==> run B: inputs <==
==> flow/design.v <==
`timescale 1ns / 1ps
module adder_1bit(a, b, ci, s, co);
	input wire a,b,ci;
	output wire s,co;
	and (c1,a,b), (c2,b,ci), (c3,a,ci);
	xor (s1,a,b), (s,s1,ci);
	or (co,c1,c2,c3);
endmodule
`timescale 1ns / 1ps
module adder_32bits(A, B, Ctr, S, Co,Cy);
	parameter size=32;
   input [size:1] A;
   input [size:1] B;
   input Ctr;
   output [size:1] S;
   output Co;
	output Cy;
	wire[size-1:1]  Ctemp;
	wire[size:1]    Bo;
	assign Bo={32{Ctr}}^B;
adder_1bit 	A1(.a(A[1]),.b(Bo[1]),.ci(Ctr),.s(S[1]),.co(Ctemp[1])),
		A2(A[2],Bo[2],Ctemp[1],S[2],Ctemp[2]),
		A3(A[3],Bo[3],Ctemp[2],S[3],Ctemp[3]),
		A4(A[4],Bo[4],Ctemp[3],S[4],Ctemp[4]),
		A5(A[5],Bo[5],Ctemp[4],S[5],Ctemp[5]),
		A6(A[6],Bo[6],Ctemp[5],S[6],Ctemp[6]),
		A7(A[7],Bo[7],Ctemp[6],S[7],Ctemp[7]),
		A8(A[8],Bo[8],Ctemp[7],S[8],Ctemp[8]),
		A9(A[9],Bo[9],Ctemp[8],S[9],Ctemp[9]),
		A10(A[10],Bo[10],Ctemp[9],S[10],Ctemp[10]),
		A11(A[11],Bo[11],Ctemp[10],S[11],Ctemp[11]),
		A12(A[12],Bo[12],Ctemp[11],S[12],Ctemp[12]),
		A13(A[13],Bo[13],Ctemp[12],S[13],Ctemp[13]),
		A14(A[14],Bo[14],Ctemp[13],S[14],Ctemp[14]),
		A15(A[15],Bo[15],Ctemp[14],S[15],Ctemp[15]),
		A16(A[16],Bo[16],Ctemp[15],S[16],Ctemp[16]),
		A17(A[17],Bo[17],Ctemp[16],S[17],Ctemp[17]),
		A18(A[18],Bo[18],Ctemp[17],S[18],Ctemp[18]),
		A19(A[19],Bo[19],Ctemp[18],S[19],Ctemp[19]),
		A20(A[20],Bo[20],Ctemp[19],S[20],Ctemp[20]),
		A21(A[21],Bo[21],Ctemp[20],S[21],Ctemp[21]),
		A22(A[22],Bo[22],Ctemp[21],S[22],Ctemp[22]),
		A23(A[23],Bo[23],Ctemp[22],S[23],Ctemp[23]),
		A24(A[24],Bo[24],Ctemp[23],S[24],Ctemp[24]),
		A25(A[25],Bo[25],Ctemp[24],S[25],Ctemp[25]),
		A26(A[26],Bo[26],Ctemp[25],S[26],Ctemp[26]),
		A27(A[27],Bo[27],Ctemp[26],S[27],Ctemp[27]),
		A28(A[28],Bo[28],Ctemp[27],S[28],Ctemp[28]),
		A29(A[29],Bo[29],Ctemp[28],S[29],Ctemp[29]),
		A30(A[30],Bo[30],Ctemp[29],S[30],Ctemp[30]),
		A31(A[31],Bo[31],Ctemp[30],S[31],Ctemp[31]),
		A32(A[32],Bo[32],Ctemp[31],S[32],Co);
		assign Cy=(!(A[32]^Bo[32]))*(A[32]^S[32]);
endmodule
module mul_32_32_64(clk, rst, start, a, b, out, idle);
   input clk;
   input rst;
   input start;
   input [31:0] a, b;
   output reg [63:0] out;
   output idle;
   reg [63:0]        out_r;
   parameter START = 1'b0, CALC = 1'b1;
   reg [4:0]         count;
   reg               state;
   reg               last;
   wire [33:0]       tmp_sum;
   wire [33:0]       a_ext;
   wire [33:0]       addend;
   wire [2:0]        booth;
   assign idle = (state == START);
   assign a_ext = {{2{a[31]}}, a};
   assign booth = {out_r[1:0], last};
   assign addend = (booth[1] ^ booth[0]) ? a_ext : {a_ext[32:0], 1'b0} & {34{booth[2] ^ booth[0]}};
   assign tmp_sum = {{2{out_r[63]}}, out_r[63:32]} + (addend ^ {34{booth[2]}}) + {33'b0, booth[2]};
   always @(posedge clk) begin
      if (rst) begin
         state <= START;
         count <= 5'b00000;
      end else begin
      case (state)
        START: begin
           if (start) begin
              out_r <= {32'b0, b};
              last <= 1'b0;
              count <= 5'b00000;
              state <= CALC;
           end
        end
        CALC: begin
           if (~count[4]) begin
              count <= count + 1;
              out_r[63:30] <= tmp_sum[33:0];
              out_r[29:0] <= out_r[31:2];
              last <= out_r[1];
           end  
           else begin
              out <= out_r;
              state <= START;
              count <= 5'b00000;
           end
        end  
        default:;
      endcase  
      end
   end  
endmodule  
module div_64_32_32(clk, rst, start, a, b, quo, mod, idle);
   input clk;
   input rst;
   input start;
   input [63:0] a;
   input [31:0] b;
   output reg [31:0] quo, mod;
   output idle;
   reg [31:0]        quo_r;
   reg [33:0]        mod_r;
   parameter START = 2'b00, CALC = 2'b01, FIN = 2'b11;
   reg [1:0]         state;
   reg [4:0]         count;
   wire [33:0]       b_ext;
   wire [33:0]       tmp_sum;
   reg               op;
   assign idle = (state == START);
   assign b_ext = {2'b00, b};
   assign tmp_sum = mod_r + (b_ext ^ {34{op}}) + {33'b0, op};
   always @(posedge clk) begin
      if (rst) begin
         state <= START;
         count <= 5'b00000;
      end else begin
      case (state)
        START: begin
           if (start) begin
              mod_r <= {1'b0, a[63:31]};
              quo_r <= {a[30:0], 1'b0};
              op <= 1;     
              count <= 5'b00000;
              state <= CALC;
           end
        end
        CALC: begin
           if (count != 5'b11111) begin
              mod_r <= {tmp_sum[32:0], quo_r[31]};
              quo_r <= {quo_r[30:0], ~tmp_sum[33]};
              op <= ~tmp_sum[33];
              count <= count + 1;
           end
           else begin
              quo_r <= {quo_r[30:0], ~tmp_sum[33]};
              mod_r <= tmp_sum[33] ? tmp_sum + b_ext : tmp_sum;
              state <= FIN;
              count <= 5'b00000;
           end
        end
        FIN: begin
           quo <= quo_r;
           mod <= mod_r[31:0];
           state <= START;
           count <= 5'b00000;
        end
        default: state <= START;
      endcase  
      end
   end  
endmodule  
module int_calc(clk, rst, start, A, B, done, int_add, int_sub, int_mul, int_div, int_mod, addCo, addCy, subCo, subCy);
   input clk;
   input rst;
   input start;
   input [63:0] A;
   input [31:0] B;
   output done;
   output [31:0] int_add;
   output [31:0] int_sub;
   output [63:0] int_mul;
   output [31:0] int_div;
   output [31:0] int_mod;
	output addCo;
	output addCy;
	output subCo;
	output subCy;
   reg [31:0] a_r;
   reg [31:0] b_r;
   reg        busy;
   wire       mul_idle;
   wire       div_idle;
   assign done = busy & mul_idle & div_idle;
   always @(posedge clk) begin
      if (start) begin
         a_r <= A[31:0];
         b_r <= B;
      end
      if (rst) busy <= 1'b0;
      else if (start) busy <= 1'b1;
      else if (done) busy <= 1'b0;
   end
   adder_32bits adder(.A(a_r),
                      .B(b_r),
                      .Ctr(1'b0),
                      .S(int_add),
                      .Co(addCo),
                      .Cy(addCy));
   adder_32bits suber(.A(a_r),
                      .B(b_r),
                      .Ctr(1'b1),
                      .S(int_sub),
                      .Co(subCo),
                      .Cy(subCy));
   mul_32_32_64 muler(.clk(clk),
                      .rst(rst),
                      .start(start),
                      .a(a_r),
                      .b(B),
                      .out(int_mul),
                      .idle(mul_idle));
   div_64_32_32 diver(.clk(clk),
                      .rst(rst),
                      .start(start),
                      .a(A),
                      .b(b_r),
                      .quo(int_div),
                      .mod(int_mod),
                      .idle(div_idle));
endmodule  
==> flow/run.sh <==
#!/bin/bash
# the make line also repeats each setting of config.mk as NAME=value (left out here)
make -C /OpenROAD-flow-scripts/flow DESIGN_CONFIG=/design/flow/config.mk WORK_HOME=/design/flow/orfs CLKGATE_MAP_FILE= finish
==> flow/config.mk <==
export PLATFORM = sky130hd
export DESIGN_NAME = int_calc
export DESIGN_NICKNAME = int_calc
export VERILOG_FILES = /design/flow/design.v
export SDC_FILE = /design/flow/constraint.sdc
export NUM_CORES = 4
export LEC_CHECK = 0
export CAP_MARGIN = 0
export CORE_MARGIN = 2
export CORE_UTILIZATION = 72
export CTS_CLUSTER_SIZE = 23
export SETUP_SLACK_MARGIN = -1.09
export SLEW_MARGIN = 20
==> flow/constraint.sdc <==
create_clock -name core_clock -period 11.2 [get_ports {clk}]
set_input_delay 2.2400 -clock core_clock [delete_from_list [all_inputs] [get_ports {clk}]]
set_output_delay 2.2400 -clock core_clock [all_outputs]
set_load 0.01 [all_outputs]
==> inputs of run G, as changes to run B <==
CAP_MARGIN = 20   (was 0)
CORE_UTILIZATION = 43   (was 72)
CTS_CLUSTER_SIZE = unset   (was 23)
SETUP_SLACK_MARGIN = 1.5   (was -1.09)
==> flow/constraint.sdc (replaced) <==
create_clock -name core_clock -period 10.6 [get_ports {clk}]
set_input_delay 2.1200 -clock core_clock [delete_from_list [all_inputs] [get_ports {clk}]]
set_output_delay 2.1200 -clock core_clock [all_outputs]
set_load 0.01 [all_outputs]
==> inputs of run A, as changes to run B <==
ABC_AREA = 0   (was unset)
CAP_MARGIN = 20   (was 0)
CORE_ASPECT_RATIO = 1.54   (was unset)
CORE_UTILIZATION = 57   (was 72)
CTS_CLUSTER_SIZE = 50   (was 23)
MAX_ROUTING_LAYER = met4   (was unset)
PLACE_DENSITY_LB_ADDON = 0.28   (was unset)
SETUP_SLACK_MARGIN = -0.74   (was -1.09)
SLEW_MARGIN = 15   (was 20)
==> flow/constraint.sdc (replaced) <==
create_clock -name core_clock -period 10.8 [get_ports {clk}]
set_input_delay 2.1600 -clock core_clock [delete_from_list [all_inputs] [get_ports {clk}]]
set_output_delay 2.1600 -clock core_clock [all_outputs]
set_load 0.01 [all_outputs]
==> comparison <==
- Of run A and run G, run G has the higher non-clock buffer count (gap 1).
- Power: run G > run B > run A.
- The lowest core utilization belongs to run G, the highest to run B.
- Run B finished but fails on negative setup slack. Run G completed, yet does not pass: negative setup slack. Run A finished but failed the layout checks on negative setup slack.
- Against run A, the global-route usage of run G is lower by 8.3 points.
- Via count: run G < run A < run B.
- Die area: run B < run A < run G.
- In critical path depth, run G and run A do not differ.
- Final area: run B < run A < run G.
- Register-to-register slack is about the same in run G and run B.
- In clock-buffer cell count, run B and run A do not differ.
==> figures <==
quantity	run G	run B	run A
Count of buffering cells on the critical path with inverters included	2	3	2
Status	finished with violations	finished with violations	finished with violations
Violated checks	negative setup slack	negative setup slack	negative setup slack
Vertical extent of the die	223.5 µm	173.6 µm	240.6 µm
Layout Cell Area excl Fill	25570 µm²	25160 µm²	25230 µm²
Max-slew headroom	28.64%	25.65%	27.17%
Combinational Power	1680 µW	1750 µW	1660 µW
Setup ws final	-4.878 ns	-4.746 ns	-4.872 ns
Post-placement setup slack	-4.783 ns	-4.477 ns	-4.792 ns
Post-route clock period utilization	146.0%	142.4%	145.1%
Number of cells on the critical path	36	37	36
Hpwl dp	44.92 mm	46.60 mm	43.98 mm
Routed wire per std cell	21.91 µm	29.38 µm	22.70 µm
Worst Max-Slew Pin Slew	1.069 ns	1.112 ns	1.092 ns
Area occupied by multi-input gates	9689 µm²	9702 µm²	9693 µm²
Detailed-routed wire length on met3	3.630 mm	10.01 mm	4.069 mm
Post-route clock skew	0.02288 ns	0.01955 ns	0.01232 ns
Clock latency at the later pin of the worst-skew pair	0.56 ns	0.54 ns	0.54 ns
First-pass GRT wire length	88.63 mm	104.2 mm	88.08 mm
Startpoint of the worst setup timing path	b_r[0]	a_r[0]	b_r[0]
Worst Reg-to-Reg Cells	19	18	19
Combinational share of cell area	37.89%	38.56%	38.42%
Power is estimated from default activity; no workload was simulated.
